## DSP
module DSP(A,B,C,D,CARRYIN,M,P,CARRYOUT,CARRYOUTF,CLK,OPMODE,
CEA,CEB,CEC,CED,CECARRYIN,CEM,CEP,CEOPMODE,
RSTA,RSTB,RSTC,RSTD,RSTCARRYIN,RSTM,RSTP,RSTOPMODE,
BCOUT,PCIN,PCOUT);
For scale: ~5,000 cells after synthesis, about 200 flip-flops, about 330 I/O pins, about 31,000 um2 of cells after synthesis.
Settings: LEC_CHECK=0, ABC_AREA=1, CAP_MARGIN=20, CORE_ASPECT_RATIO=0.87, CORE_MARGIN=10, CORE_UTILIZATION=23, CTS_CLUSTER_DIAMETER=176, CTS_CLUSTER_SIZE=100, GPL_ROUTABILITY_DRIVEN=1, GPL_TIMING_DRIVEN=0, MAX_ROUTING_LAYER=met5, MIN_ROUTING_LAYER=met1, PLACE_DENSITY_LB_ADDON=0.29, SETUP_SLACK_MARGIN=-0.48, SLEW_MARGIN=10, TNS_END_PERCENT=70; clock period 5.04 ns.
run.sh (not shown) runs the stock make flow with config.mk's settings and CLKGATE_MAP_FILE=.
The first run finished with setup timing left.
Change:
ABC_AREA = unset   (was 1)
CORE_ASPECT_RATIO = unset   (was 0.87)
CORE_MARGIN = 2   (was 10)
CORE_UTILIZATION = 40   (was 23)
CTS_CLUSTER_DIAMETER = unset   (was 176)
CTS_CLUSTER_SIZE = unset   (was 100)
GPL_ROUTABILITY_DRIVEN = unset   (was 1)
GPL_TIMING_DRIVEN = unset   (was 0)
MAX_ROUTING_LAYER = unset   (was met5)
MIN_ROUTING_LAYER = unset   (was met1)
PLACE_DENSITY = 0.6   (was unset)
PLACE_DENSITY_LB_ADDON = unset   (was 0.29)
SETUP_SLACK_MARGIN = unset   (was -0.48)
SLEW_MARGIN = 20   (was 10)
TNS_END_PERCENT = unset   (was 70)
clock period = 7.26 ns   (was 5.04 ns; I/O delays follow)
Result: With this change the flow completed without violations; die area decreases by 52%; non-clock buffer count decreases by 129; synthesized cell count decreases by 32%; total power decreases by 39%; wire length decreases by 44%; worst setup slack improved by 750 ps; worst hold slack improved by 18 ps.
Change:
ABC_AREA = 1   (was unset)
CORE_UTILIZATION = 68   (was 40)
CTS_CLUSTER_SIZE = 99   (was unset)
TNS_END_PERCENT = 5   (was unset)
clock period = 3.15 ns   (was 7.26 ns; I/O delays follow)
What happened: This time the run failed in global routing with GRT-0116. Die area went down by about 34%. Synthesized area went up by about 12%. Synthesized cell count went up by about 50%.
Change:
ABC_AREA = unset   (was 1)
CORE_UTILIZATION = 65   (was 68)
CTS_CLUSTER_SIZE = 86   (was 99)
PLACE_DENSITY = unset   (was 0.6)
SETUP_SLACK_MARGIN = 0.09   (was unset)
TNS_END_PERCENT = unset   (was 5)
clock period = 5.9 ns   (was 3.15 ns; I/O delays follow)
The changed run ran to the end with violations: setup timing.
Die size went down by 6.2%.
Synthesized area went down by 10%.
Synthesized cell count went down by 32%.
Change:
CAP_MARGIN = 5   (was 20)
CORE_UTILIZATION = 68   (was 65)
CTS_CLUSTER_DIAMETER = 29   (was unset)
HOLD_SLACK_MARGIN = -0.08   (was unset)
MAX_ROUTING_LAYER = met4   (was unset)
SETUP_SLACK_MARGIN = 0.73   (was 0.09)
What happened: With this change the flow aborted during global routing. Synthesized cell count stays the same. Synthesized area stays the same. Die area came out lower by 4.3%.


== build 86 ==
The RTL this note starts from:
==> flow/design.v <==
module reg_mux(in,out,clk,ce,rst);
parameter WIDTH=18;
parameter PIPELINE=0; 
parameter RESET_TYPE="SYNC";  
input[WIDTH-1:0] in;
input clk,ce,rst;
output reg[WIDTH-1:0] out;
generate
	if(PIPELINE && RESET_TYPE=="SYNC") begin
		always @(posedge clk) begin
			if(rst) begin
				out<=0;
			end
			else if(ce) begin
				out<=in;
			end
		end
	end
endgenerate
generate
	if(PIPELINE && RESET_TYPE=="ASYNC") begin
		always @(posedge clk or posedge rst) begin
			if (rst) begin
				out<=0;
			end
			else if (ce) begin
				out<=in;
			end
		end
	end
endgenerate
generate
	if(PIPELINE==0) begin
		always @(*) begin
			out=in;
		end
	end
endgenerate
endmodule
module DSP(A,B,C,D,CARRYIN,M,P,CARRYOUT,CARRYOUTF,CLK,OPMODE,
CEA,CEB,CEC,CED,CECARRYIN,CEM,CEP,CEOPMODE,
RSTA,RSTB,RSTC,RSTD,RSTCARRYIN,RSTM,RSTP,RSTOPMODE,
BCOUT,PCIN,PCOUT);
input[17:0] A, B, D;
input[47:0] C,PCIN;
input[7:0] OPMODE;
input CARRYIN,CLK,CEA,CEB,CEC,CECARRYIN,CED,CEM,CEP,CEOPMODE;
input RSTA,RSTB,RSTC,RSTD,RSTCARRYIN,RSTM,RSTP,RSTOPMODE;
output wire[35:0] M;
output wire[47:0] P,PCOUT;
output wire[17:0] BCOUT;
output CARRYOUT,CARRYOUTF;
parameter A0REG=0;	 
parameter A1REG=1; 
parameter B0REG=0;
parameter B1REG=1;
parameter CREG=1;
parameter DREG=1;
parameter MREG=1;
parameter PREG=1;
parameter CARRYINREG=1;
parameter CARRYOUTREG=1;
parameter OPMODEREG=1;
parameter CARRYINSEL="OPMODE5";  
parameter B_INPUT="DIRECT";  
parameter RSTTYPE="SYNC";   
wire[7:0] OPMODE_REG;
wire[17:0] D_REG;
reg[17:0] B0_IN;
wire[17:0] B0_REG;
reg[17:0] PRE_RESULT;
wire[17:0] B1_IN;
wire[17:0] B1_REG;
wire[17:0] A0_REG;
wire[17:0] A1_REG;
wire[35:0] Product_Result;
wire[35:0] M_REG;
reg[47:0] X_OUT;
reg[47:0] Z_OUT;
wire[48:0] Post_Result;
wire[47:0] C_REG;
reg Carry_IN;  
wire CIN; 
wire Carry_Out_In;
reg_mux #(.WIDTH(18), .PIPELINE(DREG), .RESET_TYPE(RSTTYPE)) DREG_INST(.in(D), .out(D_REG), .clk(CLK), .ce(CED), .rst(RSTD));
reg_mux #(.WIDTH(18), .PIPELINE(B0REG), .RESET_TYPE(RSTTYPE)) B0REG_INST(.in(B0_IN), .out(B0_REG), .clk(CLK), .ce(CEB), .rst(RSTB));
reg_mux #(.WIDTH(18), .PIPELINE(B1REG), .RESET_TYPE(RSTTYPE)) B1REG_INST(.in(B1_IN), .out(B1_REG), .clk(CLK), .ce(CEB), .rst(RSTB));
reg_mux #(.WIDTH(18), .PIPELINE(A0REG), .RESET_TYPE(RSTTYPE)) A0REG_INST(.in(A), .out(A0_REG), .clk(CLK), .ce(CEA), .rst(RSTA));
reg_mux #(.WIDTH(18), .PIPELINE(A1REG), .RESET_TYPE(RSTTYPE)) A1REG_INST(.in(A0_REG), .out(A1_REG), .clk(CLK), .ce(CEA), .rst(RSTA));
reg_mux #(.WIDTH(48), .PIPELINE(CREG), .RESET_TYPE(RSTTYPE)) CREG_INST(.in(C), .out(C_REG), .clk(CLK), .ce(CEC), .rst(RSTC));
reg_mux #(.WIDTH(36), .PIPELINE(MREG), .RESET_TYPE(RSTTYPE)) MREG_INST(.in(Product_Result), .out(M_REG), .clk(CLK), .ce(CEM), .rst(RSTM));
reg_mux #(.WIDTH(1), .PIPELINE(CARRYINREG), .RESET_TYPE(RSTTYPE)) CYIREG_INST(.in(Carry_IN), .out(CIN), .clk(CLK), .ce(CECARRYIN), .rst(RSTCARRYIN));
reg_mux #(.WIDTH(8), .PIPELINE(OPMODEREG), .RESET_TYPE(RSTTYPE)) OPMODEREG_INST(.in(OPMODE), .out(OPMODE_REG), .clk(CLK), .ce(CEOPMODE), .rst(RSTOPMODE));
reg_mux #(.WIDTH(1), .PIPELINE(CARRYOUTREG), .RESET_TYPE(RSTTYPE)) CYOREG_INST(.in(Carry_Out_In), .out(CARRYOUT), .clk(CLK), .ce(CECARRYIN), .rst(RSTCARRYIN));
reg_mux #(.WIDTH(48), .PIPELINE(PREG), .RESET_TYPE(RSTTYPE)) PREG_INST(.in(Post_Result), .out(P), .clk(CLK), .ce(CEP), .rst(RSTP));
always @(*) begin
	case(B_INPUT)
		"DIRECT": B0_IN=B;
		"CASCADE": B0_IN=BCOUT;
		default: B0_IN=0;
	endcase
end
always @(*) begin
	if(OPMODE_REG[6])
		PRE_RESULT= D_REG - B0_REG;	
	else
		PRE_RESULT= D_REG + B0_REG;
end
assign B1_IN=(OPMODE_REG[4])? PRE_RESULT: B0_REG;
assign Product_Result=B1_REG * A1_REG;
assign M=M_REG;
always @(*) begin
	case(CARRYINSEL)
		"CARRYIN": Carry_IN=CARRYIN;
		"OPMODE5": Carry_IN=OPMODE_REG[5];
		default: Carry_IN=0;
	endcase
end
always @(*) begin
	case({ OPMODE_REG[3], OPMODE_REG[2]})
		0: Z_OUT=0;
		1: Z_OUT=PCIN;
		2: Z_OUT=P;
		3: Z_OUT=C_REG;
	endcase
end
always @(*) begin
	case( {OPMODE_REG[1], OPMODE_REG[0]})
		0: X_OUT=0;
		1: X_OUT={ {13{M_REG[35]}} , M_REG[34:0] };  
 		2: X_OUT=P;
		3: X_OUT={D_REG[11:0], A1_REG, B1_REG};    
	endcase
end
assign Post_Result= ( OPMODE_REG[7] )? (Z_OUT-(X_OUT+CIN)) : (Z_OUT+X_OUT+CIN) ;
assign Carry_Out_In=Post_Result[48];
assign BCOUT= B1_REG;
assign CARRYOUTF= CARRYOUT;
assign PCOUT=P;
endmodule
clock: 5.58 ns
lec_check: 0
abc_area: 0
cap_margin: 20
cell_pad_in_sites_detail_placement: 1
core_margin: 3
core_utilization: 70
cts_cluster_diameter: 385
cts_cluster_size: 80
max_routing_layer: met5
min_routing_layer: met1
place_density_lb_addon: 0.05
setup_slack_margin: 1.22
slew_margin: 20
tns_end_percent: 95
Run status, build 86: aborted in detailed placement (3_5_place_dp), error DPL-0033
Input-level comparison between build 58 and build 86:
Settings: clearing TNS_END_PERCENT, which used to be 95; clearing CTS_CLUSTER_SIZE, which used to be 80; swapping 1.22 for -0.34 in SETUP_SLACK_MARGIN; clearing MAX_ROUTING_LAYER, which used to be met5; clearing CTS_CLUSTER_DIAMETER, which used to be 385; putting PLACE_DENSITY at 0.6 where nothing was set; clearing MIN_ROUTING_LAYER, which used to be met1; swapping 70 for 40 in CORE_UTILIZATION; clearing CELL_PAD_IN_SITES_DETAIL_PLACEMENT, which used to be 1; clearing PLACE_DENSITY_LB_ADDON, which used to be 0.05; clearing ABC_AREA, which used to be 0; swapping 3 for 2 in CORE_MARGIN; swapping 5.58 for 7.26 in the clock period (ns, I/O delays scaled along).
Results
Looking at the reports, build 58 completed the entire flow and the layout it produced met the timing, DRC and antenna checks.
Changes observed in build 58 relative to build 86: area after synthesis shows no meaningful change; simple-gate portion of the synthesized area shows no meaningful change; number of different library cells in the post-synthesis netlist shows no meaningful change.
[compare] base=build 86 new=build 58: initial core utilization shows a reduction of 31 points; final RePlAce weighted congestion dropped 0.048; number of ports placed on the die boundary level; horizontal die size up 30%; die area went up about 70%.
For build 53, these inputs were changed with respect to build 58:
Settings: setting ABC_AREA to 1 for the first time; changing CORE_UTILIZATION from 40 to 66; setting CTS_CLUSTER_DIAMETER to 239 for the first time; removing SETUP_SLACK_MARGIN (formerly -0.34); setting CTS_CLUSTER_SIZE to 98 for the first time; changing the clock period (ns, I/O delays scaled along) from 7.26 to 4.66.
### Flow results
- The flow ended early for build 53: it failed with a tool error in global routing (5_1_grt).
- Build 58 → build 53: area after synthesis rose by 12%, area share of and/or/nand/nor cells after synthesis now sits higher, full die area went down about 30%, synthesized chip area reported by yosys moved up, total of buffers placed on input and output ports ~0 delta.
- Build 58 → build 53: number of buffers added for setup after CTS picked up an extra 50; fraction of the mapped netlist area in adder cells lower.
Input changes introduced in build 32 (baseline for comparison: build 53):
Settings: a change of CORE_UTILIZATION from 66 to 60; a deleted CTS_CLUSTER_DIAMETER that had been 239; a change of PLACE_DENSITY from 0.6 to 0.37.
==> comparison <==
- Build 32: all stages done; final checks FAILED (setup timing).
- Going from build 53 to build 32, global placer's final weighted congestion shrinks by 1.1%.
- Comparing build 32 against build 53, there is no change at all in total clock sinks.
- Summary — area of the die, build 32 relative to build 53: higher, by about 10%.
- Comparing build 53 against build 32, there is no change at all in tally of buffers added on design ports.
- Re post-DP HPWL: build 32 and build 53 aren't equal, and the lower value belongs to build 32.
- Number of placement rows: build 32 higher than build 53
- The placed standard-cell area was comparable across build 32 and build 53.
- Looking at area of the core, build 32 sits about 10% above build 53.
- The floorplan utilization of build 32 is lower than that of build 53.
Power figures rest on the tool's default switching activity, not on a simulated workload.
